[flow/config.mk]
export PLATFORM = sky130hd
export DESIGN_NAME = EC_TOP
export DESIGN_NICKNAME = EC_TOP
export VERILOG_FILES = /design/flow/design.v
export SDC_FILE = /design/flow/constraint.sdc
export NUM_CORES = 4
export LEC_CHECK = 0
export ABC_AREA = 1
export CAP_MARGIN = 10
export CELL_PAD_IN_SITES_DETAIL_PLACEMENT = 0
export CORE_ASPECT_RATIO = 0.69
export CORE_MARGIN = 8
export CORE_UTILIZATION = 40
export CTS_CLUSTER_DIAMETER = 51
export GPL_ROUTABILITY_DRIVEN = 1
export MIN_ROUTING_LAYER = met2
export SLEW_MARGIN = 35
export TNS_END_PERCENT = 5
[flow/constraint.sdc]
create_clock -name core_clock -period 77.0 [get_ports {clk}]
set_input_delay 15.4000 -clock core_clock [delete_from_list [all_inputs] [get_ports {clk}]]
set_output_delay 15.4000 -clock core_clock [all_outputs]
set_load 0.01 [all_outputs]
[flow/design.v]
module INV_IP #(parameter IP_WIDTH = 6) (
    IN_1, IN_2,
    OUT_INV
);
input  [IP_WIDTH-1:0] IN_1, IN_2;
output [IP_WIDTH-1:0] OUT_INV;
parameter LOOP_IDX = 8;
genvar i;
reg [IP_WIDTH-1:0] old_r [0:LOOP_IDX-1];
reg [IP_WIDTH-1:0] r [0:LOOP_IDX-1];
reg [IP_WIDTH-1:0] q [0:LOOP_IDX-1];
reg signed [IP_WIDTH-1:0] old_t [0:LOOP_IDX-1];
reg [3:0] index [1:LOOP_IDX-1];
reg signed [IP_WIDTH-1:0] t [0:LOOP_IDX-1];
generate
for(i=0;i<LOOP_IDX;i=i+1) begin: loop_old_r
    always@(*) begin
        if(i==0) begin
            old_r[0] = (IN_1 > IN_2)? IN_1:IN_2;
        end
        else begin
            old_r[i] = r[i-1];        
        end
    end
end
endgenerate
generate
for(i=0;i<LOOP_IDX;i=i+1) begin: loop_r
    always@(*) begin
        if(i==0) begin
            r[0] = (IN_1 > IN_2)? IN_2:IN_1;
        end
        else begin
            if(r[i-1]!=0)
                r[i] = old_r[i-1] - q[i-1] * r[i-1];
            else
                r[i] = 0;
        end
    end
end
endgenerate
generate
for(i=0;i<LOOP_IDX;i=i+1) begin: loop_q
    always@(*) begin
        if(r[i]!=0)
            q[i] = old_r[i] / r[i];
        else
            q[i] = 0;
    end
end
endgenerate
generate
for(i=0;i<LOOP_IDX;i=i+1) begin: loop_old_t
    always@(*) begin
        if(i==0) begin
            old_t[0] = 0;    
        end
        else begin
            if(r[i-1]!=0) begin
                old_t[i] = t[i-1];
            end
            else
                old_t[i] = 0;
        end
    end
end
endgenerate
generate
for(i=1;i<LOOP_IDX;i=i+1) begin: loop_index
    always@(*) begin
            if(r[i-1]!=0) begin
                index[i] = i;
            end
            else
                index[i] = index[i-1];
    end
end
endgenerate
generate
for(i=0;i<LOOP_IDX;i=i+1) begin: loop_t
    always@(*) begin
        if(i==0) begin
            t[0] = 1;    
        end
        else begin
            if(r[i-1]!=0)
                t[i] = old_t[i-1] - q[i-1] * t[i-1];
            else
                t[i] = 0;
        end
    end
end
endgenerate
assign OUT_INV = (old_t[index[LOOP_IDX-1]][IP_WIDTH-1]==1)? old_t[index[LOOP_IDX-1]]+old_r[0]:old_t[index[LOOP_IDX-1]];
endmodule
module EC_TOP(
    clk, rst_n, in_valid,
    in_Px, in_Py, in_Qx, in_Qy, in_prime, in_a,
    out_valid, out_Rx, out_Ry
);
input clk, rst_n, in_valid;
input [6-1:0] in_Px, in_Py, in_Qx, in_Qy, in_prime, in_a;
output reg out_valid;
output reg [6-1:0] out_Rx, out_Ry;
localparam S_IDLE = 0;
localparam S_IN_DATA = 1;
localparam S_P_ADD = 2;
localparam S_P_DOU = 3;
localparam S_XR_YR = 4;
localparam S_OUT = 5;
parameter IP_WIDTH = 6;
reg [2:0] current_state, next_state;
reg [3:0] cnt_s_p;
reg [2:0] cnt_xr_yr;
reg [5:0] px_reg;
reg [5:0] py_reg;
reg [5:0] qx_reg;
reg [5:0] qy_reg;
reg [5:0] a_reg;
reg [5:0] prime_reg;
wire [5:0] p_sub_xp;
wire [5:0] p_sub_yp;
wire [5:0] p_sub_xq;
wire [5:0] p_sub_xr;
wire [6:0] xq_xp1;
wire [6:0] yq_yp1;
wire [7:0] xr_w;
wire [6:0] xp2_3_a;
reg [5:0] xr_reg ;
reg [5:0] s_reg;
reg [11:0] mod_in;
wire [5:0] mod_out;
reg [IP_WIDTH-1:0]  IN_2;
wire [IP_WIDTH-1:0] OUT_INV;
reg [5:0] yp2_ip;
wire [6:0] xp_xr1;
wire [11:0]mul_out;
reg [5:0] mul_in1, mul_in2;
wire [6:0] s_xp_xr1_yp1;
always@(posedge clk or negedge rst_n) begin
    if(!rst_n)
        current_state <= S_IDLE;
    else
        current_state <= next_state;
end
always@(*) begin
    case (current_state)
        S_IDLE:    next_state = in_valid? S_IN_DATA:S_IDLE;
        S_IN_DATA: next_state = (px_reg==qx_reg && py_reg==qy_reg)? S_P_DOU:S_P_ADD;
        S_P_ADD:   next_state = (cnt_s_p==4)? S_XR_YR:S_P_ADD;
        S_P_DOU:   next_state = (cnt_s_p==8)? S_XR_YR:S_P_DOU;
        S_XR_YR:   next_state = (cnt_xr_yr==6)? S_OUT:S_XR_YR;
        S_OUT:     next_state = S_IDLE;
        default: next_state = S_IDLE;
    endcase
end
always @(posedge clk or negedge rst_n) begin
    if (!rst_n) 
        cnt_s_p <= 0;    
    else begin
        if(current_state==S_P_ADD && cnt_s_p<=3)
            cnt_s_p <= cnt_s_p + 1;
        else if(current_state==S_P_DOU && cnt_s_p<=7)
            cnt_s_p <= cnt_s_p + 1;
        else
            cnt_s_p <= 0;
    end  
end
always @(posedge clk or negedge rst_n) begin
    if (!rst_n) 
        cnt_xr_yr <= 0;    
    else begin
        if(current_state==S_XR_YR && cnt_xr_yr<=5)
            cnt_xr_yr <= cnt_xr_yr + 1;
        else
            cnt_xr_yr <= 0;
    end  
end
always@(posedge clk or negedge rst_n) begin
    if(!rst_n) 
        px_reg <= 0;
    else begin
        if(in_valid)
            px_reg <= in_Px;
    end
end
always@(posedge clk or negedge rst_n) begin
    if(!rst_n) 
        py_reg <= 0;
    else begin
        if(in_valid)
            py_reg <= in_Py;
    end
end
always@(posedge clk or negedge rst_n) begin
    if(!rst_n) 
        qx_reg <= 0;
    else begin
        if(in_valid)
            qx_reg <= in_Qx;
    end
end
always@(posedge clk or negedge rst_n) begin
    if(!rst_n) 
        qy_reg <= 0;
    else begin
        if(in_valid)
            qy_reg <= in_Qy;
    end
end
always@(posedge clk or negedge rst_n) begin
    if(!rst_n) 
        a_reg <= 0;
    else begin
        if(in_valid)
            a_reg <= in_a;
    end
end
always@(posedge clk or negedge rst_n) begin
    if(!rst_n) 
        prime_reg <= 2;
    else begin
        if(in_valid)
            prime_reg <= in_prime;
    end
end
assign p_sub_xp = prime_reg - px_reg;
assign p_sub_yp = prime_reg - py_reg;
assign p_sub_xq = prime_reg - qx_reg;
assign p_sub_xr = prime_reg - mod_out;
assign xq_xp1 = qx_reg + p_sub_xp;    
assign yq_yp1 = qy_reg + p_sub_yp;    
assign xr_w = mod_out + p_sub_xp + p_sub_xq;  
assign xp_xr1 = px_reg + p_sub_xr;
assign s_xp_xr1_yp1 = mod_out + p_sub_yp;
assign xp2_3_a = mod_out + a_reg;
always@(posedge clk or negedge rst_n) begin
    if(!rst_n)
        s_reg <= 0;
    else begin
        if(current_state==S_P_ADD && cnt_s_p==4 || current_state==S_P_DOU && cnt_s_p==8)
            s_reg <= mod_out;
    end
end
always @(posedge clk or negedge rst_n) begin
    if (!rst_n) begin
       xr_reg <= 0;
    end
    else begin
        if(cnt_xr_yr==2) 
            xr_reg <= mod_out;
    end
end
always @(posedge clk or negedge rst_n) begin
    if(!rst_n)
        mod_in <= 0;
    else begin
        if(current_state==S_P_ADD) begin
            case(cnt_s_p)
                'd0: mod_in <= xq_xp1;
                'd1: mod_in <= yq_yp1;
                'd3: mod_in <= mul_out;
            endcase
        end
        else if(current_state==S_P_DOU) begin
            case(cnt_s_p)
                'd0: mod_in <= {py_reg, 1'b0};
                'd2: mod_in <= mul_out;
                'd4: mod_in <= mul_out;
                'd5: mod_in <= xp2_3_a;
                'd7: mod_in <= mul_out;
            endcase
        end
        else if(current_state==S_XR_YR) begin
             case(cnt_xr_yr)
                'd0: mod_in <= mul_out;
                'd1: mod_in <= xr_w;
                'd2: mod_in <= xp_xr1;
                'd4: mod_in <= mul_out;
                'd5: mod_in <= s_xp_xr1_yp1;
            endcase
        end
    end
end
assign mod_out = mod_in % prime_reg;
always@(posedge clk or negedge rst_n) begin
    if(!rst_n)
        IN_2 <= 0;
    else begin
        if((current_state==S_P_ADD || current_state==S_P_DOU) && cnt_s_p==1) begin
            IN_2 <= mod_out;
        end
    end
end
INV_IP #(.IP_WIDTH(IP_WIDTH)) I_INV_IP ( .IN_1(prime_reg), .IN_2(IN_2), . OUT_INV(OUT_INV));
always@(posedge clk or negedge rst_n) begin
    if(!rst_n) 
        yp2_ip <= 0;
    else begin
        if(current_state==S_P_DOU && cnt_s_p==2)
            yp2_ip <= OUT_INV;
    end
end
always @(posedge clk or negedge rst_n) begin
    if(!rst_n)
        mul_in1 <= 0;
    else begin
         if(current_state==S_P_ADD) begin
            case(cnt_s_p)
                'd2: mul_in1 <= mod_out;
                'd4: mul_in1 <= mod_out;
            endcase
        end
        else if(current_state==S_P_DOU) begin
            case(cnt_s_p)
                'd1: mul_in1 <= px_reg;
                'd3: mul_in1 <= 3;
                'd6: mul_in1 <= mod_out;
                'd8: mul_in1 <= mod_out;
            endcase
        end
        else if(current_state==S_XR_YR) begin
            case(cnt_xr_yr)
                'd3: mul_in1 <= s_reg;
            endcase
        end
    end
end
always @(posedge clk or negedge rst_n) begin
    if(!rst_n)
        mul_in2 <= 0;
    else begin
         if(current_state==S_P_ADD) begin
            case(cnt_s_p)
                'd2: mul_in2 <= OUT_INV;
                'd4: mul_in2 <= mod_out;
            endcase
        end
        else if(current_state==S_P_DOU) begin
            case(cnt_s_p)
                'd1: mul_in2 <= px_reg;
                'd3: mul_in2 <= mod_out;
                'd6: mul_in2 <= yp2_ip;
                'd8: mul_in2 <= mod_out;
            endcase
        end
        else if(current_state==S_XR_YR) begin
            case(cnt_xr_yr)
                'd3: mul_in2 <= mod_out;
            endcase
        end
    end
end
assign mul_out = mul_in1 * mul_in2;
always @(posedge clk or negedge rst_n) begin
    if(!rst_n)
        out_valid <= 0;
    else begin
        if(cnt_xr_yr==6)
            out_valid <= 1;
        else
            out_valid <= 0;
    end
end
always @(posedge clk or negedge rst_n) begin
    if(!rst_n)
        out_Rx <= 0;
    else begin
        if(cnt_xr_yr==6)
            out_Rx <= xr_reg;
        else
            out_Rx <= 0;
    end
end
always @(posedge clk or negedge rst_n) begin
    if(!rst_n)
        out_Ry <= 0;
    else begin
        if(cnt_xr_yr==6)
            out_Ry <= mod_out;
        else
            out_Ry <= 0;
    end
end
endmodule
[flow/run.sh]
#!/bin/bash
# the make line also repeats each setting of config.mk as NAME=value (left out here)
make -C /OpenROAD-flow-scripts/flow DESIGN_CONFIG=/design/flow/config.mk WORK_HOME=/design/flow/orfs CLKGATE_MAP_FILE= finish
==> results of run 1 <==
-- metal layers --
layer / share of wire (%) / wire length [um] / up-vias
met1: 0 / 0 / 12219
met4: 9.0 / 7240 / 57
met5: 1.6 / 1320 / -
met3: 46 / 37000 / 925
met2: 44 / 35100 / 8509
li1: - / - / 11838
-- metrics by stage --
step	worst slack, ps
2_1_floorplan	18980
3_5_place_dp	12870
3_3_place_gp	14500
5_1_grt	4510
6_report	10540
4_1_cts	12600
-- area by class of cell --
| type | instances | area, um^2 | share of cell area, % |
|---|---|---|---|
| flip-flops and latches | 110 | 2760 | 10.3 |
| clock inverters | 6 | 66.3 | 0.247 |
| diodes | 2 | 5.00 | 0.0186 |
| repair buffers | 68 | 634 | 2.36 |
| inverters | 648 | 2440 | 9.09 |
| multi-input cells | 2855 | 19700 | 73.3 |
| well taps | 819 | 1020 | 3.82 |
| clock buffers | 10 | 239 | 0.890 |
==> impl_metrics.env, run 1 <==
# physical design summary
export IMPL_wirelength_mm=80.7
export IMPL_place_inst=4500
export IMPL_core_area_mm2=0.0625
export IMPL_yosysUniqueCellTypes=75
export IMPL_die_w_um=319
export IMPL_path_buffers=60
export IMPL_root_buffer="clkbuf_16"
export IMPL_viasPerCell=7.43
export IMPL_port_buffers=51
export IMPL_chip_area_mm2=0.0717
export IMPL_die_h_um=225
export IMPL_io_pins=52
export IMPL_post_route_min_period_ps=66460
export IMPL_track_usage_pct=33.3
export IMPL_clock_sinks=110
export IMPL_num_fill_cells=6500
export IMPL_num_vias=33548
export IMPL_cts_buffer_depth=2
export IMPL_use_met3_pct=51.0
export IMPL_fin_crit_sh_pct=86.3
export IMPL_grt_pass1_wl_mm=126
export IMPL_synth_adder_area_share_pct=29.2
export IMPL_fin_util_pct=43.0
export IMPL_yosys_warnings=8
export IMPL_h_tree_depth=3
export IMPL_grt_util_met1_pct=0
export IMPL_place_gp_congestion=1.04
export IMPL_topCellsByArea="ha_1 (21%), nand2_1 (11%), dfrtp_1 (11%)"
export IMPL_timing_hold_ws_ps=443
export IMPL_crit_path_top_delay_cell="dfrtp_1"
export IMPL_edf_count=0
export IMPL_placed_area_mm2=0.0265
export IMPL_gr_max_usage_layer="met3"
export IMPL_most_common_cell="nand2_1"
export IMPL_outcome="finished clean"
export IMPL_area_delta_synth_final_pct=6.15
export IMPL_final_max_slew_viol_count=0
export IMPL_cts_hold_buf=0
export IMPL_r2r_start="prime_reg[3]$_DFFE_PN0P_"
export IMPL_warning_count=40
export IMPL_routedWlPerCell_um=17.9
export IMPL_worstSetupPathDepth=366
export IMPL_worstSetupPathType="reg -> reg"
export IMPL_worst_r2r_endpoint="mul_in2[5]$_DFFE_PN0P_"
export IMPL_r2r_slack_ps=10540
export IMPL_fmax_mhz=15.0
export IMPL_cp_start_kind="register"
export IMPL_cpPeakStageDelay_ps=870
export IMPL_first_iter_violations=5362
export IMPL_cp_end_kind="register"
export IMPL_crit_family="adder cells"
export IMPL_finalSetupViolations=0
export IMPL_finish_instance_area_mm2=0.0268
export IMPL_relSlewSlack_pct=45.1
export IMPL_fin_setup_tns_ps=0
export IMPL_detail_route_first_pass_iterations=11
export IMPL_critPathLaunch="prime_reg[3]$_DFFE_PN0P_"
export IMPL_rows=76
export IMPL_yosys_top_cells_count="nand2_1 (748), inv_1 (612), ha_1 (416), nor2_1 (378), o21ai_0 (275)"
export IMPL_grt_start_max_net_pins=65
export IMPL_synth_flop_count=110
export IMPL_worstMarginPinSlew_ps=821
export IMPL_worst_path_most_repeated_cell="inv_1"
export IMPL_yosysCellCount=3679
export IMPL_cap_violations=0
export IMPL_antenna_left=0
export IMPL_clk_pin_slew_ps=80
export IMPL_num_nets_final=4256
export IMPL_grt_pass1_vias=35687
export IMPL_rsz0062_at_grt="false"
export IMPL_clkLatencyLatePin_ps=390
export IMPL_clock_skew_ps=11.0
export IMPL_ys_sh_xor_pct=7.95
export IMPL_hp_start="current_state[4]$_DFF_PN0_"
export IMPL_grtUsageMet2_pct=34.5
export IMPL_path_max_fanout=16
export IMPL_hpwl_mm=61.9
export IMPL_final_cells=4518
export IMPL_reg2reg_depth=366
export IMPL_ff_type="dfrtp_1"
export IMPL_critPathRequiredTime_ps=77310
export IMPL_synth_simple_area_share_pct=26.0
export IMPL_route_detailed_drc=0
export IMPL_syn_area_mm2=0.0253
export IMPL_fp_util_pct=40.5
export IMPL_min_path_cells=1
export IMPL_mux_share_pct=0.564
export IMPL_synthesis_nets=4243
export IMPL_antenna_found_initial=1
export IMPL_yosysSeqAreaShare_pct=10.9
export IMPL_top_cell_area_share_pct=20.6
export IMPL_hold_path_end="current_state[0]$_DFF_PN1_"
export IMPL_yosys_stat_area_mm2=0.0253
export IMPL_tritoncts="done"
export IMPL_yosys_area_top_type="ha_1"
export IMPL_arrival_ps=66770
export IMPL_syn_avg_cell_area_um2=6.87
export IMPL_hold_viol_final=0
export IMPL_logic_family="adder cells"
export IMPL_cts_resized=0
export IMPL_cts_made_buffers=9
export IMPL_endpoint="mul_in2[5]$_DFFE_PN0P_"
export IMPL_async_flop_share_pct=100
export IMPL_overflow=0
export IMPL_post_cts_buffers=0
export IMPL_hold_class="reg -> reg"
export IMPL_aoi_share_pct=14.1
export IMPL_syn_inst=3679
==> inputs of run 2 (changes only) <==
- ABC_AREA: 1 -> unset
- CAP_MARGIN: 10 -> 0
- CELL_PAD_IN_SITES_DETAIL_PLACEMENT: 0 -> unset
- CORE_ASPECT_RATIO: 0.69 -> unset
- CORE_MARGIN: 8 -> 2
- CORE_UTILIZATION: 40 -> 71
- CTS_CLUSTER_DIAMETER: 51 -> unset
- CTS_CLUSTER_SIZE: unset -> 55
- GPL_ROUTABILITY_DRIVEN: 1 -> unset
- GPL_TIMING_DRIVEN: unset -> 1
- HOLD_SLACK_MARGIN: unset -> -0.07
- MIN_ROUTING_LAYER: met2 -> unset
- SETUP_SLACK_MARGIN: unset -> -2.0
- SLEW_MARGIN: 35 -> 40
- clock period: 77.0 -> 53.0 ns (I/O delays scaled with it)
==> run 2 against run 1 <==
Compared with the run above: the flow now stops in 5_1_grt; synthesized cell count down 16%; die size down 49%; synthesized area down 2.5%.
==> impl_metrics.env, run 2 <==
# source this file to load flow results
export IMPL_outcome="aborted with a tool error"
export IMPL_stop_stage="5_1_grt"
export IMPL_stop_error="[ERROR GRT-0232] Routing congestion too high. Check the congestion heatmap in the GUI."
export IMPL_core_area_mm2=0.0344
export IMPL_cts_made_buffers=9
export IMPL_synthesis_nets=3662
export IMPL_die_h_um=190
export IMPL_hpwl_mm=65.9
export IMPL_yosysSeqAreaShare_pct=11.2
export IMPL_syn_avg_cell_area_um2=7.95
export IMPL_ys_sh_xor_pct=9.39
export IMPL_logic_family="adder cells"
export IMPL_yosys_warnings=8
export IMPL_clock_sinks=110
export IMPL_yosys_area_top_type="ha_1"
export IMPL_syn_inst=3098
export IMPL_edf_count=0
export IMPL_io_pins=52
export IMPL_yosysCellCount=3098
export IMPL_synth_simple_area_share_pct=18.5
export IMPL_yosysUniqueCellTypes=100
export IMPL_chip_area_mm2=0.0362
export IMPL_yosys_top_cells_count="ha_1 (416), nor2_1 (299), inv_1 (292), nand2_1 (234), a21oi_1 (190)"
export IMPL_top_cell_area_share_pct=21.1
export IMPL_syn_area_mm2=0.0246
export IMPL_h_tree_depth=3
export IMPL_most_common_cell="ha_1"
export IMPL_yosys_stat_area_mm2=0.0246
export IMPL_rows=68
export IMPL_topCellsByArea="ha_1 (21%), dfrtp_1 (11%), fa_1 (8.9%)"
export IMPL_synth_flop_count=110
export IMPL_die_w_um=190
export IMPL_ff_type="dfrtp_1"
export IMPL_dp_slack_ps=-6640
export IMPL_async_flop_share_pct=100
export IMPL_root_buffer="clkbuf_16"
export IMPL_track_usage_pct=98.0
export IMPL_port_buffers=51
export IMPL_mux_share_pct=4.76
export IMPL_placed_area_mm2=0.0294
export IMPL_overflow=1950
export IMPL_aoi_share_pct=20.1
export IMPL_fp_util_pct=71.7
export IMPL_cts_buffer_depth=2
export IMPL_synth_adder_area_share_pct=30.0
export IMPL_place_gp_congestion=0.988
run 2: repair_timing:
item | CTS
endpoints found under the setup margin | 12
pin swaps | 102
buffers inserted | 147
hold buffers | 0
resized | 57
hold endpoints to repair | 0
run 2: routing by layer:
metal | track usage [%] | GRT overflow
met4 | 113 | 575
met3 | 82.6 | 46
met5 | 59.1 | 6
met1 | 89.5 | 46
met2 | 117 | 1277
run 2: metrics by stage:
stage          instances  TNS (ps)
2_1_floorplan       3098    -74920
3_3_place_gp        3966    -45410
3_5_place_dp        3966    -77620
4_1_cts             4128    -62100
==> inputs of run 3 (changes only) <==
- CAP_MARGIN: 0 -> 40
- CORE_MARGIN: 2 -> 3
- CORE_UTILIZATION: 71 -> 29
- CTS_CLUSTER_SIZE: 55 -> 76
- GPL_TIMING_DRIVEN: 1 -> 0
- HOLD_SLACK_MARGIN: -0.07 -> 0.26
- PLACE_DENSITY: unset -> 0.88
- SETUP_SLACK_MARGIN: -2.0 -> 5.0
- SLEW_MARGIN: 40 -> 20
- TNS_END_PERCENT: 5 -> 60
- clock period: 53.0 -> 95.6 ns (I/O delays scaled with it)
==> run 3 against run 2 <==
Compared with the run above: the run now finishes clean; synthesized cell count is the same; synthesized area is the same; die size grew 140%.
==> impl_metrics.env, run 3 <==
# physical design summary
export IMPL_yosysSeqAreaShare_pct=11.2
export IMPL_worst_r2r_endpoint="mul_in2[5]$_DFFE_PN0P_"
export IMPL_syn_inst=3098
export IMPL_critPathRequiredTime_ps=95910
export IMPL_crit_path_top_delay_cell="a21oi_1"
export IMPL_grt_pass1_wl_mm=116
export IMPL_register_area_mm2=0.00276
export IMPL_worstSetupPathDepth=346
export IMPL_root_buffer="clkbuf_16"
export IMPL_path_buffers=45
export IMPL_place_inst=4296
export IMPL_clkLatencyLatePin_ps=370
export IMPL_route_detailed_drc=0
export IMPL_worstSetupPathType="reg -> reg"
export IMPL_final_cells=4317
export IMPL_fp_util_pct=29.4
export IMPL_fin_ws_ps=13990
export IMPL_cpPeakStageDelay_ps=720
export IMPL_worst_path_most_repeated_cell="ha_1"
export IMPL_edf_count=0
export IMPL_antenna_left=0
export IMPL_port_buffers=50
export IMPL_cts_resized=0
export IMPL_hp_start="current_state[4]$_DFF_PN0_"
export IMPL_min_path_cells=1
export IMPL_outcome="finished clean"
export IMPL_synth_simple_area_share_pct=18.5
export IMPL_crit_family="AND-OR/OR-AND gates"
export IMPL_reg2reg_depth=346
export IMPL_cts_buffer_depth=2
export IMPL_ys_sh_xor_pct=9.39
export IMPL_mux_share_pct=4.76
export IMPL_viasPerCell=5.41
export IMPL_syn_area_mm2=0.0246
export IMPL_yosysUniqueCellTypes=100
export IMPL_ff_type="dfrtp_1"
export IMPL_fmax_mhz=12.3
export IMPL_chip_area_mm2=0.0885
export IMPL_rsz0062_at_grt="false"
export IMPL_clk_pin_slew_ps=80
export IMPL_place_gp_congestion=0.953
export IMPL_hold_class="reg -> reg"
export IMPL_fin_crit_sh_pct=85.4
export IMPL_top_cell_area_share_pct=21.1
export IMPL_routedWlPerCell_um=16.4
export IMPL_grt_pass1_vias=23375
export IMPL_yosysCellCount=3098
export IMPL_worstMarginPinSlew_ps=924
export IMPL_cp_end_kind="register"
export IMPL_finalSetupViolations=0
export IMPL_logic_family="adder cells"
export IMPL_hpwl_mm=57.7
export IMPL_yosys_top_cells_count="ha_1 (416), nor2_1 (299), inv_1 (292), nand2_1 (234), a21oi_1 (190)"
export IMPL_yosys_area_top_type="ha_1"
export IMPL_endpoint="mul_in2[5]$_DFFE_PN0P_"
export IMPL_most_common_cell="ha_1"
export IMPL_syn_avg_cell_area_um2=7.95
export IMPL_final_max_slew_viol_count=0
export IMPL_post_cts_buffers=0
export IMPL_wirelength_mm=70.9
export IMPL_grt_start_max_net_pins=79
export IMPL_yosys_stat_area_mm2=0.0246
export IMPL_synth_flop_count=110
export IMPL_comb_area_mm2=0.0204
export IMPL_track_usage_pct=15.5
export IMPL_relSlewSlack_pct=38.0
export IMPL_fin_setup_tns_ps=0
export IMPL_detail_route_first_pass_iterations=8
export IMPL_r2r_start="prime_reg[0]$_DFFE_PN0P_"
export IMPL_synthesis_nets=3662
export IMPL_clock_sinks=110
export IMPL_r2r_slack_ps=13990
export IMPL_die_w_um=297
export IMPL_cts_hold_buf=0
export IMPL_area_delta_synth_final_pct=9.73
export IMPL_h_tree_depth=3
export IMPL_overflow=0
export IMPL_hold_viol_final=0
export IMPL_cap_violations=0
export IMPL_synth_adder_area_share_pct=30.0
export IMPL_arrival_ps=81920
export IMPL_critPathLaunch="prime_reg[0]$_DFFE_PN0P_"
export IMPL_yosys_warnings=8
export IMPL_io_pins=52
export IMPL_hold_path_end="current_state[0]$_DFF_PN1_"
export IMPL_aoi_share_pct=20.1
export IMPL_tritoncts="done"
export IMPL_topCellsByArea="ha_1 (21%), dfrtp_1 (11%), fa_1 (8.9%)"
export IMPL_core_area_mm2=0.0840
export IMPL_rows=106
export IMPL_first_iter_violations=1966
export IMPL_cts_made_buffers=9
export IMPL_num_nets_final=3741
export IMPL_cp_start_kind="register"
export IMPL_num_vias=23374
export IMPL_clock_skew_ps=7.38
export IMPL_path_max_fanout=19
export IMPL_die_h_um=297
export IMPL_antenna_found_initial=0
export IMPL_async_flop_share_pct=100
export IMPL_dp_slack_ps=15750
export IMPL_num_fill_cells=8564
export IMPL_warning_count=40
export IMPL_post_route_min_period_ps=81610
==> run 3: area by class of cell <==
cell class | count | share of cell area [%]
inverter | 296 | 4.13
antenna | 1 | 0.00925
multi-input combinational | 2598 | 75.5
buffer | 94 | 1.39
tap | 1134 | 5.25
timing repair buffer | 68 | 2.50
clock inverter | 7 | 0.213
clock buffer | 9 | 0.833
sequential | 110 | 10.2
==> run 3: stage by stage <==
| step | cell area [um^2] | util [%] | hold WS, ps |
|---|---|---|---|
| after floorplan | 24600 | - | 405 |
| after global placement | 26600 | 31.6 | 412 |
| after detailed placement | 26700 | 31.8 | 435 |
| after CTS | 27000 | 32.2 | 452 |
| after global routing | 27000 | 32.2 | 470 |
| final | 27000 | 32.2 | 453 |
==> run 3: metal layers <==
| layer | GRT usage, % | vias to the layer above | routed length (um) |
|---|---|---|---|
| met2 | 26.5 | 969 | 33400 |
| li1 | - | 11065 | - |
| met1 | 19.9 | 11134 | 29900 |
| met3 | 1.56 | 206 | 4950 |
| met5 | 0 | - | 0 |
| met4 | 6.26 | 0 | 2650 |
==> inputs of run 4 (changes only) <==
- ABC_AREA: unset -> 1
- CORE_MARGIN: 3 -> 2
- CORE_UTILIZATION: 29 -> 43
- CTS_CLUSTER_DIAMETER: unset -> 29
- CTS_CLUSTER_SIZE: 76 -> 73
- GPL_TIMING_DRIVEN: 0 -> 1
- HOLD_SLACK_MARGIN: 0.26 -> 0.2
- PLACE_DENSITY: 0.88 -> unset
- SLEW_MARGIN: 20 -> 0
- TNS_END_PERCENT: 60 -> 5
- clock period: 95.6 -> 26.4 ns (I/O delays scaled with it)
==> run 4 against run 3 <==
Compared with the run above: now fails the layout checks on negative setup slack; core utilization grew 27 points; count of clock-buffer cells in the layout unchanged; first-iteration DRC count is 29% lower; synthesized cell count up 19%; die size shrank 31%; register-to-register slack got worse by 40000 ps; cell count up 21%; global-route usage is 10 points higher; via count increased by 13%; non-clock buffer count up 674; setup slack lost 40000 ps; clock skew is 5.8 ps higher; largest cell class unchanged.
==> impl_metrics.env, run 4 <==
# physical design summary
export IMPL_outcome="failed layout checks"
export IMPL_failed_checks="negative setup slack"
export IMPL_worst_r2r_endpoint="mul_in2[5]$_DFFE_PN0P_"
export IMPL_num_nets_final=5027
export IMPL_cts_buffer_depth=2
export IMPL_warning_count=43
export IMPL_yosys_warnings=8
export IMPL_place_gp_congestion=0.934
export IMPL_use_met3_pct=2.22
export IMPL_detail_route_first_pass_iterations=6
export IMPL_worstSetupPathType="reg -> reg"
export IMPL_clkLatencyLatePin_ps=370
export IMPL_grt_util_met1_pct=35.4
export IMPL_route_detailed_drc=0
export IMPL_fin_util_pct=59.5
export IMPL_reg2reg_depth=391
export IMPL_yosys_area_top_type="ha_1"
export IMPL_synth_simple_area_share_pct=26.0
export IMPL_syn_avg_cell_area_um2=6.87
export IMPL_tritoncts="done"
export IMPL_cp_end_kind="register"
export IMPL_track_usage_pct=25.5
export IMPL_first_iter_violations=1405
export IMPL_arrival_ps=53170
export IMPL_critPathRequiredTime_ps=26700
export IMPL_critPathLaunch="IN_2[3]$_DFFE_PN0P_"
export IMPL_crit_path_top_delay_cell="fa_1"
export IMPL_relSlewSlack_pct=59.4
export IMPL_aoi_share_pct=14.1
export IMPL_hold_viol_final=0
export IMPL_root_buffer="clkbuf_16"
export IMPL_antenna_found_initial=0
export IMPL_cp_start_kind="register"
export IMPL_clock_skew_ps=13.1
export IMPL_hp_start="current_state[4]$_DFF_PN0_"
export IMPL_hpwl_mm=62.0
export IMPL_hold_path_end="current_state[0]$_DFF_PN1_"
export IMPL_cts_hold_buf=0
export IMPL_edf_count=0
export IMPL_worst_path_most_repeated_cell="nand2_2"
export IMPL_grt_pass1_wl_mm=126
export IMPL_async_flop_share_pct=100
export IMPL_gr_max_usage_layer="met2"
export IMPL_port_buffers=51
export IMPL_path_buffers=83
export IMPL_ys_sh_xor_pct=7.95
export IMPL_grtUsageMet2_pct=43.0
export IMPL_synth_flop_count=110
export IMPL_yosysSeqAreaShare_pct=10.9
export IMPL_fin_crit_sh_pct=200
export IMPL_clk_pin_slew_ps=90
export IMPL_ff_type="dfrtp_1"
export IMPL_topCellsByArea="ha_1 (21%), nand2_1 (11%), dfrtp_1 (11%)"
export IMPL_worstMarginPinSlew_ps=605
export IMPL_register_area_mm2=0.00276
export IMPL_h_tree_depth=3
export IMPL_synthesis_nets=4243
export IMPL_num_fill_cells=5414
export IMPL_wirelength_mm=78.8
export IMPL_yosysCellCount=3679
export IMPL_num_vias=26300
export IMPL_yosysUniqueCellTypes=75
export IMPL_fp_util_pct=43.7
export IMPL_mux_share_pct=0.564
export IMPL_chip_area_mm2=0.0608
export IMPL_overflow=0
export IMPL_final_max_slew_viol_count=0
export IMPL_r2r_start="IN_2[3]$_DFFE_PN0P_"
export IMPL_antenna_left=0
export IMPL_yosys_top_cells_count="nand2_1 (748), inv_1 (612), ha_1 (416), nor2_1 (378), o21ai_0 (275)"
export IMPL_fin_ws_ps=-26470
export IMPL_clock_sinks=110
export IMPL_io_pins=52
export IMPL_crit_family="adder cells"
export IMPL_die_h_um=246
export IMPL_worstSetupPathDepth=391
export IMPL_antenna_cells=0
export IMPL_syn_area_mm2=0.0253
export IMPL_die_w_um=246
export IMPL_endpoint="mul_in2[5]$_DFFE_PN0P_"
export IMPL_hold_class="reg -> reg"
export IMPL_synth_adder_area_share_pct=29.2
export IMPL_fmax_mhz=18.9
export IMPL_cap_violations=0
export IMPL_rsz0062_at_grt="true"
export IMPL_most_common_cell="nand2_1"
export IMPL_yosys_stat_area_mm2=0.0253
export IMPL_grt_start_max_net_pins=66
export IMPL_rows=88
export IMPL_r2r_slack_ps=-26470
export IMPL_finalSetupViolations=12
export IMPL_area_delta_synth_final_pct=36.2
export IMPL_cts_made_buffers=9
export IMPL_comb_area_mm2=0.0214
export IMPL_grt_pass1_vias=25393
export IMPL_routedWlPerCell_um=15.1
export IMPL_syn_inst=3679
export IMPL_logic_family="adder cells"
export IMPL_fin_setup_tns_ps=-315740
export IMPL_viasPerCell=5.03
export IMPL_min_path_cells=1
export IMPL_cpPeakStageDelay_ps=540
export IMPL_core_area_mm2=0.0579
export IMPL_top_cell_area_share_pct=20.6
export IMPL_path_max_fanout=8
export IMPL_post_route_min_period_ps=52870
[run 4: per-stage QoR]
stage	cells	hold slack (ps)	area, um^2	worst slack [ps]
global placement	5016	432	31200	-25620
floorplan	3679	419	25800	-27620
detailed placement	5019	450	31300	-26890
CTS	5177	461	33100	-25760
global route	5233	474	34400	-30030
finish	5233	454	34400	-26470
[run 4: layout make-up]
class / instances / area share (%)
Tap cell: 765 / 2.78
Timing Repair inverter: 1 / 0.0182
Multi-Input combinational cell: 2857 / 62.1
Clock inverter: 7 / 0.240
Inverter: 648 / 7.19
Clock buffer: 9 / 0.654
Sequential cell: 110 / 8.00
Timing Repair Buffer: 836 / 19.0
[run 4: routing by layer]
metal  wire length, um  up-vias
met5                 0        -
met4              1790        0
met2             36600      525
li1                  -    13482
met1             37000    12175
met3              3420      118
[run 4: repair_timing]
item	4_1_cts	5_1_grt
gates cloned	3	0
setup buffers	139	56
pin swaps	188	287
setup endpoints to repair	36	50
resized	118	236
==> inputs of run 5 (changes only) <==
- ABC_AREA: 1 -> unset
- CAP_MARGIN: 40 -> 20
- CORE_ASPECT_RATIO: unset -> 0.92
- CORE_UTILIZATION: 43 -> 72
- CTS_CLUSTER_DIAMETER: 29 -> 204
- CTS_CLUSTER_SIZE: 73 -> 89
- GPL_ROUTABILITY_DRIVEN: unset -> 0
- GPL_TIMING_DRIVEN: 1 -> unset
- HOLD_SLACK_MARGIN: 0.2 -> unset
- PLACE_DENSITY_LB_ADDON: unset -> 0.02
- SETUP_SLACK_MARGIN: 5.0 -> -0.89
- SLEW_MARGIN: 0 -> 20
- clock period: 26.4 -> 55.9 ns (I/O delays scaled with it)
==> run 5 against run 4 <==
Compared with the run above: the flow now stops in 5_1_grt; synthesized cell count shrank 16%; synthesized area shrank 2.5%; die size shrank 41%.
==> impl_metrics.env, run 5 <==
# source this file to load flow results
export IMPL_syn_area_mm2=0.0246
export IMPL_port_buffers=51
export IMPL_aoi_share_pct=20.1
export IMPL_cts_buffer_depth=2
export IMPL_h_tree_depth=3
export IMPL_ff_type="dfrtp_1"
export IMPL_rows=64
export IMPL_io_pins=52
export IMPL_yosys_warnings=8
export IMPL_yosys_top_cells_count="ha_1 (416), nor2_1 (299), inv_1 (292), nand2_1 (234), a21oi_1 (190)"
export IMPL_clock_sinks=110
export IMPL_fp_util_pct=73.6
export IMPL_top_cell_area_share_pct=21.1
export IMPL_syn_avg_cell_area_um2=7.95
export IMPL_synth_adder_area_share_pct=30.0
export IMPL_yosysCellCount=3098
export IMPL_synth_simple_area_share_pct=18.5
export IMPL_outcome="aborted with a tool error"
export IMPL_edf_count=0
export IMPL_hpwl_mm=63.9
export IMPL_most_common_cell="ha_1"
export IMPL_synthesis_nets=3662
export IMPL_async_flop_share_pct=100
export IMPL_logic_family="adder cells"
export IMPL_core_area_mm2=0.0335
export IMPL_stop_stage="5_1_grt"
export IMPL_placed_area_mm2=0.0287
export IMPL_yosys_stat_area_mm2=0.0246
export IMPL_syn_inst=3098
export IMPL_topCellsByArea="ha_1 (21%), dfrtp_1 (11%), fa_1 (8.9%)"
export IMPL_die_h_um=181
export IMPL_chip_area_mm2=0.0357
export IMPL_cts_made_buffers=9
export IMPL_synth_flop_count=110
export IMPL_mux_share_pct=4.76
export IMPL_ys_sh_xor_pct=9.39
export IMPL_root_buffer="clkbuf_16"
export IMPL_die_w_um=197
export IMPL_yosys_area_top_type="ha_1"
export IMPL_yosysUniqueCellTypes=100
export IMPL_yosysSeqAreaShare_pct=11.2
[run 5: what timing repair did]
item	4_1_cts
pin swaps	116
hold buffers	0
buffers inserted	112
endpoints found under the setup margin	12
gates resized	66
[run 5: metrics by stage]
| step | cells | setup slack (ps) |
|---|---|---|
| CTS | 3980 | -3100 |
| global placement | 3853 | -1410 |
| floorplan | 3098 | -3650 |
| detailed placement | 3853 | -4780 |
==> inputs of run 6 (changes only) <==
- CELL_PAD_IN_SITES_DETAIL_PLACEMENT: unset -> 2
- CORE_ASPECT_RATIO: 0.92 -> 1.04
- CORE_UTILIZATION: 72 -> 40
- CTS_CLUSTER_DIAMETER: 204 -> unset
- CTS_CLUSTER_SIZE: 89 -> unset
- GPL_ROUTABILITY_DRIVEN: 0 -> unset
- MAX_ROUTING_LAYER: unset -> met4
- PLACE_DENSITY_LB_ADDON: 0.02 -> unset
- SETUP_SLACK_MARGIN: -0.89 -> 1.59
- TNS_END_PERCENT: 5 -> unset
- clock period: 55.9 -> 66.5 ns (I/O delays scaled with it)
==> run 6 against run 5 <==
Compared with the run above: the run again fails in 5_1_grt; synthesized area did not move; synthesized cell count did not move; die size rose by 78%.
==> impl_metrics.env, run 6 <==
# source this file to load flow results
export IMPL_track_usage_pct=81.8
export IMPL_yosys_top_cells_count="ha_1 (416), nor2_1 (299), inv_1 (292), nand2_1 (234), a21oi_1 (190)"
export IMPL_chip_area_mm2=0.0636
export IMPL_syn_avg_cell_area_um2=7.95
export IMPL_outcome="aborted with a tool error"
export IMPL_stop_stage="5_1_grt"
export IMPL_overflow=670
export IMPL_clock_sinks=110
export IMPL_synth_flop_count=110
export IMPL_stop_error="[ERROR GRT-0232] Routing congestion too high. Check the congestion heatmap in the GUI."
export IMPL_place_gp_congestion=0.986
export IMPL_yosysSeqAreaShare_pct=11.2
export IMPL_syn_area_mm2=0.0246
export IMPL_cts_hold_buf=0
export IMPL_yosys_warnings=8
export IMPL_yosysCellCount=3098
export IMPL_synthesis_nets=3662
export IMPL_die_h_um=257
export IMPL_top_cell_area_share_pct=21.1
export IMPL_synth_simple_area_share_pct=18.5
export IMPL_yosysUniqueCellTypes=100
export IMPL_fp_util_pct=40.5
export IMPL_hpwl_mm=96.5
export IMPL_cts_buffer_depth=2
export IMPL_yosys_area_top_type="ha_1"
export IMPL_synth_adder_area_share_pct=30.0
export IMPL_cts_made_buffers=9
export IMPL_port_buffers=51
export IMPL_ys_sh_xor_pct=9.39
export IMPL_syn_inst=3098
export IMPL_logic_family="adder cells"
export IMPL_ff_type="dfrtp_1"
export IMPL_mux_share_pct=4.76
export IMPL_edf_count=0
export IMPL_core_area_mm2=0.0608
export IMPL_rows=92
export IMPL_async_flop_share_pct=100
export IMPL_die_w_um=247
export IMPL_placed_area_mm2=0.0264
export IMPL_topCellsByArea="ha_1 (21%), dfrtp_1 (11%), fa_1 (8.9%)"
export IMPL_yosys_stat_area_mm2=0.0246
export IMPL_root_buffer="clkbuf_16"
export IMPL_io_pins=52
export IMPL_h_tree_depth=3
export IMPL_aoi_share_pct=20.1
export IMPL_most_common_cell="ha_1"
==> run 6: layer usage <==
layer / overflow / global-route usage (%)
met4: 222 / 80.1
met3: 18 / 68.5
met2: 410 / 95.4
met5: - / -
met1: 20 / 79.4
==> run 6: stage by stage <==
stage | TNS [ps] | setup slack [ps] | std cells | utilization (%)
after global placement | 0 | 825 | 3930 | 43.4
after detailed placement | -93070 | -8060 | 3930 | 43.4
after CTS | 0 | 1610 | 4034 | 46.3
after floorplan | 0 | 1640 | 3098 | -
==> run 6: timing repair <==
item	4_1_cts
gates resized	181
pin swaps	51
setup endpoints to repair	12
setup buffers	87
cloned	1
==> inputs of run 7 (changes only) <==
- ABC_AREA: unset -> 1
- CAP_MARGIN: 20 -> 40
- CELL_PAD_IN_SITES_DETAIL_PLACEMENT: 2 -> unset
- CORE_ASPECT_RATIO: 1.04 -> unset
- CORE_MARGIN: 2 -> 3
- CORE_UTILIZATION: 40 -> 45
- CTS_CLUSTER_DIAMETER: unset -> 224
- CTS_CLUSTER_SIZE: unset -> 100
- GPL_TIMING_DRIVEN: unset -> 0
- HOLD_SLACK_MARGIN: unset -> 0.2
- MAX_ROUTING_LAYER: met4 -> unset
- PLACE_DENSITY: unset -> 0.38
- SETUP_SLACK_MARGIN: 1.59 -> unset
- SLEW_MARGIN: 20 -> 0
- TNS_END_PERCENT: unset -> 5
- clock period: 66.5 -> 42.2 ns (I/O delays scaled with it)
==> run 7 against run 6 <==
Compared with the run above: the layout now fails its checks (negative setup slack); synthesized area grew 2.6%; synthesized cell count up 19%; die size down 7.1%.
==> impl_metrics.env, run 7 <==
# physical design summary
export IMPL_outcome="failed layout checks"
export IMPL_failed_checks="negative setup slack"
export IMPL_worstSetupPathType="reg -> reg"
export IMPL_ys_sh_xor_pct=7.95
export IMPL_rsz0062_at_grt="true"
export IMPL_root_buffer="clkbuf_16"
export IMPL_first_iter_violations=1234
export IMPL_worst_path_most_repeated_cell="nand2_2"
export IMPL_warning_count=45
export IMPL_cap_violations=0
export IMPL_track_usage_pct=25.4
export IMPL_yosysCellCount=3679
export IMPL_num_nets_final=4509
export IMPL_edf_count=0
export IMPL_hold_class="reg -> reg"
export IMPL_num_vias=24789
export IMPL_fin_util_pct=55.8
export IMPL_finish_instance_area_mm2=0.0309
export IMPL_yosys_warnings=8
export IMPL_endpoint="mul_in2[5]$_DFFE_PN0P_"
export IMPL_cts_buffer_depth=2
export IMPL_path_buffers=73
export IMPL_most_common_cell="nand2_1"
export IMPL_cp_end_kind="register"
export IMPL_place_inst=4482
export IMPL_clock_sinks=110
export IMPL_grt_pass1_vias=23944
export IMPL_rows=86
export IMPL_worstMarginPinSlew_ps=926
export IMPL_worstSetupPathDepth=393
export IMPL_placed_area_mm2=0.0273
export IMPL_grt_pass1_wl_mm=123
export IMPL_hp_start="current_state[4]$_DFF_PN0_"
export IMPL_critPathRequiredTime_ps=42500
export IMPL_hold_viol_final=0
export IMPL_yosys_area_top_type="ha_1"
export IMPL_syn_avg_cell_area_um2=6.87
export IMPL_crit_family="adder cells"
export IMPL_io_pins=52
export IMPL_critPathLaunch="prime_reg[1]$_DFFE_PN1P_"
export IMPL_core_area_mm2=0.0553
export IMPL_yosysUniqueCellTypes=75
export IMPL_port_buffers=50
export IMPL_fmax_mhz=17.8
export IMPL_timing_hold_ws_ps=460
export IMPL_dp_slack_ps=-20710
export IMPL_grt_start_max_net_pins=58
export IMPL_worst_r2r_endpoint="mul_in2[5]$_DFFE_PN0P_"
export IMPL_fin_ws_ps=-13910
export IMPL_die_h_um=243
export IMPL_yosysSeqAreaShare_pct=10.9
export IMPL_yosys_stat_area_mm2=0.0253
export IMPL_tritoncts="done"
export IMPL_wirelength_mm=79.2
export IMPL_post_route_min_period_ps=56110
export IMPL_antenna_left=0
export IMPL_cpPeakStageDelay_ps=670
export IMPL_cp_start_kind="register"
export IMPL_route_detailed_drc=0
export IMPL_mux_share_pct=0.564
export IMPL_hold_path_end="current_state[0]$_DFF_PN1_"
export IMPL_h_tree_depth=3
export IMPL_syn_inst=3679
export IMPL_r2r_slack_ps=-13910
export IMPL_logic_family="adder cells"
export IMPL_synthesis_nets=4243
export IMPL_final_max_slew_viol_count=0
export IMPL_antenna_cells=0
export IMPL_detail_route_first_pass_iterations=5
export IMPL_clkLatencyLatePin_ps=370
export IMPL_crit_path_top_delay_cell="dfstp_4"
export IMPL_cts_made_buffers=9
export IMPL_arrival_ps=56400
export IMPL_fin_setup_tns_ps=-164230
export IMPL_clk_pin_slew_ps=80
export IMPL_path_max_fanout=8
export IMPL_chip_area_mm2=0.0591
export IMPL_antenna_found_initial=0
export IMPL_r2r_start="prime_reg[1]$_DFFE_PN1P_"
export IMPL_synth_simple_area_share_pct=26.0
export IMPL_yosys_top_cells_count="nand2_1 (748), inv_1 (612), ha_1 (416), nor2_1 (378), o21ai_0 (275)"
export IMPL_die_w_um=243
export IMPL_clock_skew_ps=9.71
export IMPL_reg2reg_depth=393
export IMPL_min_path_cells=1
export IMPL_place_gp_congestion=0.910
export IMPL_overflow=0
export IMPL_relSlewSlack_pct=38.1
export IMPL_final_cells=4698
export IMPL_fp_util_pct=45.7
export IMPL_synth_adder_area_share_pct=29.2
export IMPL_finalSetupViolations=12
export IMPL_viasPerCell=5.28
export IMPL_topCellsByArea="ha_1 (21%), nand2_1 (11%), dfrtp_1 (11%)"
export IMPL_hpwl_mm=62.3
export IMPL_ff_type="dfrtp_1"
export IMPL_top_cell_area_share_pct=20.6
export IMPL_area_delta_synth_final_pct=22.0
export IMPL_aoi_share_pct=14.1
export IMPL_async_flop_share_pct=100
export IMPL_syn_area_mm2=0.0253
export IMPL_routedWlPerCell_um=16.9
export IMPL_synth_flop_count=110
export IMPL_fin_crit_sh_pct=133
==> run 7: final cells by class <==
type                       count  area (um^2)
buffer                        66          557
clock buffer                   9          225
clock inverter                 7         87.6
fill                        5466        24500
inverter                     648         2480
multi-input combinational   2856        21700
sequential                   110         2760
tap                          748          936
timing repair buffer         254         2120
==> run 7: repair_timing <==
action	4_1_cts	5_1_grt
hold buffers	0	0
setup buffers	68	130
pin swaps	70	288
cloned	0	3
gates resized	70	328
endpoints found under the setup margin	12	12
==> run 7: per-layer routing <==
metal  vias to the layer above  track usage, %  wire (um)
li1                      12432               -          -
met1                     11835            31.8      35000
met2                       403            47.4      40600
met3                       119            1.28       1840
met4                         0            6.92       1870
met5                         -               0          0
==> inputs of run 8 (changes only) <==
- CAP_MARGIN: 40 -> 15
- CORE_MARGIN: 3 -> 2
- CORE_UTILIZATION: 45 -> 72
- CTS_CLUSTER_DIAMETER: 224 -> 29
- CTS_CLUSTER_SIZE: 100 -> 73
- GPL_TIMING_DRIVEN: 0 -> 1
- PLACE_DENSITY: 0.38 -> 0.35
- SETUP_SLACK_MARGIN: unset -> 2.9
- clock period: 42.2 -> 24.0 ns (I/O delays scaled with it)
==> run 8 against run 7 <==
Compared with the run above: die size shrank 38%; synthesized cell count is the same; synthesized area is the same; the run now fails in 5_1_grt.
==> impl_metrics.env, run 8 <==
# source this file to load flow results
export IMPL_outcome="aborted with a tool error"
export IMPL_stop_stage="5_1_grt"
export IMPL_stop_error="[ERROR GRT-0116] Global routing finished with congestion. Check the congestion regions in the DRC Viewer."
export IMPL_h_tree_depth=3
export IMPL_mux_share_pct=0.564
export IMPL_root_buffer="clkbuf_16"
export IMPL_port_buffers=51
export IMPL_die_h_um=191
export IMPL_yosysCellCount=3679
export IMPL_place_gp_congestion=1.10
export IMPL_yosys_top_cells_count="nand2_1 (748), inv_1 (612), ha_1 (416), nor2_1 (378), o21ai_0 (275)"
export IMPL_rows=68
export IMPL_yosys_warnings=8
export IMPL_edf_count=0
export IMPL_chip_area_mm2=0.0366
export IMPL_synthesis_nets=4243
export IMPL_most_common_cell="nand2_1"
export IMPL_cts_made_buffers=9
export IMPL_yosysSeqAreaShare_pct=10.9
export IMPL_ff_type="dfrtp_1"
export IMPL_io_pins=52
export IMPL_yosysUniqueCellTypes=75
export IMPL_yosys_area_top_type="ha_1"
export IMPL_fp_util_pct=73.2
export IMPL_synth_simple_area_share_pct=26.0
export IMPL_track_usage_pct=73.5
export IMPL_cts_buffer_depth=2
export IMPL_clock_sinks=110
export IMPL_ys_sh_xor_pct=7.95
export IMPL_yosys_stat_area_mm2=0.0253
export IMPL_hpwl_mm=70.8
export IMPL_synth_adder_area_share_pct=29.2
export IMPL_synth_flop_count=110
export IMPL_async_flop_share_pct=100
export IMPL_syn_inst=3679
export IMPL_topCellsByArea="ha_1 (21%), nand2_1 (11%), dfrtp_1 (11%)"
export IMPL_syn_avg_cell_area_um2=6.87
export IMPL_top_cell_area_share_pct=20.6
export IMPL_overflow=22
export IMPL_placed_area_mm2=0.0305
export IMPL_logic_family="adder cells"
export IMPL_core_area_mm2=0.0345
export IMPL_syn_area_mm2=0.0253
export IMPL_die_w_um=191
export IMPL_aoi_share_pct=14.1
-- run 8: timing repair --
item,CTS
resized,232
hold buffers,0
pin swaps,228
endpoints found under the setup margin,50
cloned,4
buffers inserted,126
-- run 8: routing by layer --
| metal | track usage [%] | GRT overflow |
|---|---|---|
| met5 | 22.4 | 0 |
| met4 | 75.8 | 11 |
| met3 | 54.4 | 0 |
| met2 | 93.1 | 11 |
| met1 | 72.5 | 0 |
-- run 8: through the flow --
stage | utilization (%) | setup TNS (ps) | std cells | worst slack, ps
after global placement | 88.4 | -327740 | 4665 | -27590
after detailed placement | 88.4 | -373760 | 4665 | -31430
after CTS | 94.5 | -351070 | 4811 | -29300
after floorplan | - | -357230 | 3679 | -30020
==> inputs of run 9 (changes only) <==
- ABC_AREA: 1 -> unset
- CAP_MARGIN: 15 -> 20
- CELL_PAD_IN_SITES_DETAIL_PLACEMENT: unset -> 2
- CELL_PAD_IN_SITES_GLOBAL_PLACEMENT: unset -> 3
- CORE_ASPECT_RATIO: unset -> 1.04
- CORE_MARGIN: 2 -> 6
- CORE_UTILIZATION: 72 -> 58
- CTS_CLUSTER_DIAMETER: 29 -> unset
- CTS_CLUSTER_SIZE: 73 -> unset
- GPL_ROUTABILITY_DRIVEN: unset -> 1
- GPL_TIMING_DRIVEN: 1 -> unset
- HOLD_SLACK_MARGIN: 0.2 -> -0.04
- MAX_ROUTING_LAYER: unset -> met5
- MIN_ROUTING_LAYER: unset -> met2
- PLACE_DENSITY: 0.35 -> unset
- SETUP_SLACK_MARGIN: 2.9 -> -2.0
- SLEW_MARGIN: 0 -> 20
- TNS_END_PERCENT: 5 -> unset
- clock period: 24.0 -> 66.5 ns (I/O delays scaled with it)
==> run 9 against run 8 <==
Compared with the run above: the flow stops in 3_1_place_gp_skip_io; die size grew 30%; synthesized cell count is 16% lower; synthesized area is 2.5% lower.
==> impl_metrics.env, run 9 <==
# source this file to load flow results
export IMPL_syn_inst=3098
export IMPL_edf_count=0
export IMPL_yosys_stat_area_mm2=0.0246
export IMPL_yosysSeqAreaShare_pct=11.2
export IMPL_logic_family="adder cells"
export IMPL_yosys_warnings=8
export IMPL_synth_adder_area_share_pct=30.0
export IMPL_yosys_top_cells_count="ha_1 (416), nor2_1 (299), inv_1 (292), nand2_1 (234), a21oi_1 (190)"
export IMPL_yosysCellCount=3098
export IMPL_synth_simple_area_share_pct=18.5
export IMPL_mux_share_pct=4.76
export IMPL_stop_stage="3_1_place_gp_skip_io"
export IMPL_stop_error="[ERROR GPL-0301] Utilization 125.185 % exceeds 100%."
export IMPL_die_w_um=214
export IMPL_top_cell_area_share_pct=21.1
export IMPL_chip_area_mm2=0.0476
export IMPL_aoi_share_pct=20.1
export IMPL_yosys_area_top_type="ha_1"
export IMPL_core_area_mm2=0.0416
export IMPL_die_h_um=222
export IMPL_synthesis_nets=3662
export IMPL_synth_flop_count=110
export IMPL_ff_type="dfrtp_1"
export IMPL_ys_sh_xor_pct=9.39
export IMPL_most_common_cell="ha_1"
export IMPL_syn_area_mm2=0.0246
export IMPL_yosysUniqueCellTypes=100
export IMPL_syn_avg_cell_area_um2=7.95
export IMPL_outcome="aborted with a tool error"
export IMPL_rows=76
export IMPL_fp_util_pct=59.2
export IMPL_topCellsByArea="ha_1 (21%), dfrtp_1 (11%), fa_1 (8.9%)"
export IMPL_async_flop_share_pct=100
==> inputs of run 10 (changes only) <==
- CELL_PAD_IN_SITES_DETAIL_PLACEMENT: 2 -> 1
- CELL_PAD_IN_SITES_GLOBAL_PLACEMENT: 3 -> 2
- CORE_ASPECT_RATIO: 1.04 -> unset
- CORE_MARGIN: 6 -> 2
- CORE_UTILIZATION: 58 -> 65
- GPL_ROUTABILITY_DRIVEN: 1 -> unset
- HOLD_SLACK_MARGIN: -0.04 -> unset
- MAX_ROUTING_LAYER: met5 -> met4
- MIN_ROUTING_LAYER: met2 -> unset
- PLACE_DENSITY_LB_ADDON: unset -> 0.06
- SETUP_SLACK_MARGIN: -2.0 -> 5.0
- clock period: 66.5 -> 47.0 ns (I/O delays scaled with it)
==> run 10 against run 9 <==
Compared with the run above: the flow again stops in 3_1_place_gp_skip_io; synthesized area unchanged; synthesized cell count unchanged; die size down 17%.
==> impl_metrics.env, run 10 <==
# source this file to load flow results
export IMPL_outcome="aborted with a tool error"
export IMPL_stop_stage="3_1_place_gp_skip_io"
export IMPL_stop_error="[ERROR FLW-0024] Place density exceeds 1.0 (current PLACE_DENSITY_LB_ADDON =  0.06). Please check if the value of  PLACE_DENSITY_LB_ADDON is between 0 and 0.99."
export IMPL_topCellsByArea="ha_1 (21%), dfrtp_1 (11%), fa_1 (8.9%)"
export IMPL_core_area_mm2=0.0375
export IMPL_yosysCellCount=3098
export IMPL_ff_type="dfrtp_1"
export IMPL_rows=71
export IMPL_top_cell_area_share_pct=21.1
export IMPL_logic_family="adder cells"
export IMPL_synthesis_nets=3662
export IMPL_yosysUniqueCellTypes=100
export IMPL_synth_adder_area_share_pct=30.0
export IMPL_edf_count=0
export IMPL_die_w_um=199
export IMPL_mux_share_pct=4.76
export IMPL_synth_simple_area_share_pct=18.5
export IMPL_syn_inst=3098
export IMPL_fp_util_pct=65.7
export IMPL_yosys_top_cells_count="ha_1 (416), nor2_1 (299), inv_1 (292), nand2_1 (234), a21oi_1 (190)"
export IMPL_yosys_warnings=8
export IMPL_most_common_cell="ha_1"
export IMPL_chip_area_mm2=0.0395
export IMPL_yosysSeqAreaShare_pct=11.2
export IMPL_yosys_stat_area_mm2=0.0246
export IMPL_async_flop_share_pct=100
export IMPL_syn_area_mm2=0.0246
export IMPL_synth_flop_count=110
export IMPL_die_h_um=199
export IMPL_yosys_area_top_type="ha_1"
export IMPL_syn_avg_cell_area_um2=7.95
export IMPL_ys_sh_xor_pct=9.39
export IMPL_aoi_share_pct=20.1
==> inputs of run 11 (changes only) <==
- CAP_MARGIN: 20 -> 0
- CELL_PAD_IN_SITES_DETAIL_PLACEMENT: 1 -> unset
- CELL_PAD_IN_SITES_GLOBAL_PLACEMENT: 2 -> unset
- CORE_ASPECT_RATIO: unset -> 0.71
- CORE_UTILIZATION: 65 -> 72
- CTS_CLUSTER_SIZE: unset -> 55
- GPL_TIMING_DRIVEN: unset -> 1
- HOLD_SLACK_MARGIN: unset -> -0.07
- MAX_ROUTING_LAYER: met4 -> unset
- PLACE_DENSITY_LB_ADDON: 0.06 -> unset
- SETUP_SLACK_MARGIN: 5.0 -> 0.16
- SLEW_MARGIN: 20 -> 40
- TNS_END_PERCENT: unset -> 5
- clock period: 47.0 -> 60.9 ns (I/O delays scaled with it)
==> run 11 against run 10 <==
Compared with the run above: the layout now fails its checks (negative setup slack); die size down 9.5%; synthesized area unchanged; synthesized cell count unchanged.
==> impl_metrics.env, run 11 <==
# physical design summary
export IMPL_tritoncts="done"
export IMPL_r2r_slack_ps=-3140
export IMPL_track_usage_pct=45.6
export IMPL_placed_area_mm2=0.0266
export IMPL_arrival_ps=64310
export IMPL_hold_viol_final=0
export IMPL_aoi_share_pct=20.1
export IMPL_critPathRequiredTime_ps=61170
export IMPL_clock_skew_ps=22.0
export IMPL_fp_util_pct=72.6
export IMPL_place_gp_congestion=1.04
export IMPL_synth_simple_area_share_pct=18.5
export IMPL_syn_inst=3098
export IMPL_grt_pass1_vias=24596
export IMPL_cp_end_kind="register"
export IMPL_overflow=0
export IMPL_logic_family="adder cells"
export IMPL_crit_family="AND-OR/OR-AND gates"
export IMPL_critPathLaunch="prime_reg[0]$_DFFE_PN0P_"
export IMPL_min_path_cells=1
export IMPL_yosys_top_cells_count="ha_1 (416), nor2_1 (299), inv_1 (292), nand2_1 (234), a21oi_1 (190)"
export IMPL_crit_path_top_delay_cell="fa_1"
export IMPL_failed_checks="negative setup slack"
export IMPL_chip_area_mm2=0.0357
export IMPL_reg2reg_depth=332
export IMPL_hpwl_mm=64.6
export IMPL_ff_type="dfrtp_1"
export IMPL_topCellsByArea="ha_1 (21%), dfrtp_1 (11%), fa_1 (8.9%)"
export IMPL_grt_start_max_net_pins=62
export IMPL_mux_share_pct=4.76
export IMPL_synth_adder_area_share_pct=30.0
export IMPL_rows=57
export IMPL_path_max_fanout=8
export IMPL_fmax_mhz=15.6
export IMPL_core_area_mm2=0.0339
export IMPL_cts_hold_buf=0
export IMPL_warning_count=44
export IMPL_antenna_left=0
export IMPL_synth_flop_count=110
export IMPL_die_h_um=160
export IMPL_antenna_found_initial=2
export IMPL_syn_avg_cell_area_um2=7.95
export IMPL_hp_start="current_state[4]$_DFF_PN0_"
export IMPL_post_route_min_period_ps=64040
export IMPL_most_common_cell="ha_1"
export IMPL_fin_crit_sh_pct=105
export IMPL_num_nets_final=3900
export IMPL_finish_instance_area_mm2=0.0293
export IMPL_hold_path_end="current_state[0]$_DFF_PN1_"
export IMPL_top_cell_area_share_pct=21.1
export IMPL_worstSetupPathDepth=332
export IMPL_first_iter_violations=5260
export IMPL_cap_violations=0
export IMPL_yosysSeqAreaShare_pct=11.2
export IMPL_yosys_stat_area_mm2=0.0246
export IMPL_cts_made_buffers=9
export IMPL_wirelength_mm=95.9
export IMPL_detail_route_first_pass_iterations=17
export IMPL_final_max_slew_viol_count=0
export IMPL_clk_pin_slew_ps=90
export IMPL_root_buffer="clkbuf_16"
export IMPL_num_vias=27338
export IMPL_worstSetupPathType="reg -> reg"
export IMPL_yosysCellCount=3098
export IMPL_route_detailed_drc=0
export IMPL_async_flop_share_pct=100
export IMPL_ys_sh_xor_pct=9.39
export IMPL_edf_count=0
export IMPL_grt_pass1_wl_mm=130
export IMPL_hold_class="reg -> reg"
export IMPL_worstMarginPinSlew_ps=1050
export IMPL_viasPerCell=7.22
export IMPL_endpoint="mul_in2[5]$_DFFE_PN0P_"
export IMPL_yosys_warnings=8
export IMPL_r2r_start="prime_reg[0]$_DFFE_PN0P_"
export IMPL_cpPeakStageDelay_ps=590
export IMPL_h_tree_depth=3
export IMPL_routedWlPerCell_um=25.3
export IMPL_worst_r2r_endpoint="mul_in2[5]$_DFFE_PN0P_"
export IMPL_clkLatencyLatePin_ps=380
export IMPL_yosys_area_top_type="ha_1"
export IMPL_synthesis_nets=3662
export IMPL_area_delta_synth_final_pct=18.9
export IMPL_path_buffers=28
export IMPL_yosysUniqueCellTypes=100
export IMPL_relSlewSlack_pct=29.8
export IMPL_clock_sinks=110
export IMPL_die_w_um=224
export IMPL_fin_ws_ps=-3140
export IMPL_syn_area_mm2=0.0246
export IMPL_rsz0062_at_grt="true"
export IMPL_io_pins=52
export IMPL_cp_start_kind="register"
export IMPL_cts_buffer_depth=2
export IMPL_port_buffers=51
export IMPL_worst_path_most_repeated_cell="ha_1"
export IMPL_finalSetupViolations=12
export IMPL_outcome="failed layout checks"
## run 11: layout make-up
type,instances,area [um^2]
Multi-Input combinational cell,2598,21900
Fill cell,1769,4660
Sequential cell,110,2760
Timing Repair Buffer,321,2590
Inverter,296,1130
Tap cell,442,553
Clock buffer,9,225
Clock inverter,7,95.1
Antenna cell,3,7.51
## run 11: timing repair
| action | 4_1_cts | 5_1_grt |
|---|---|---|
| buffers inserted | 52 | 102 |
| pin swaps | 34 | 244 |
| setup endpoints to repair | 12 | 12 |
| gates resized | 42 | 217 |
## run 11: through the flow
stage	setup WS [ps]	util (%)	setup TNS, ps	hold WS (ps)	instances
3_5_place_dp	-2730	78.3	-29220	426	3612
2_1_floorplan	168	-	0	405	3098
5_1_grt	-5010	86.3	-58180	463	3783
3_3_place_gp	273	78.2	0	423	3612
4_1_cts	-150	81.0	-442	445	3680
6_report	-3140	86.3	-35980	441	3786
## run 11: metal layers
metal / vias to the layer above / GRT usage, % / routed length [um]
met5: - / 0 / 13
met4: 2 / 12.8 / 5940
met3: 799 / 16.1 / 16800
met2: 2554 / 66.0 / 38100
met1: 12608 / 64.1 / 35000
li1: 11375 / - / -
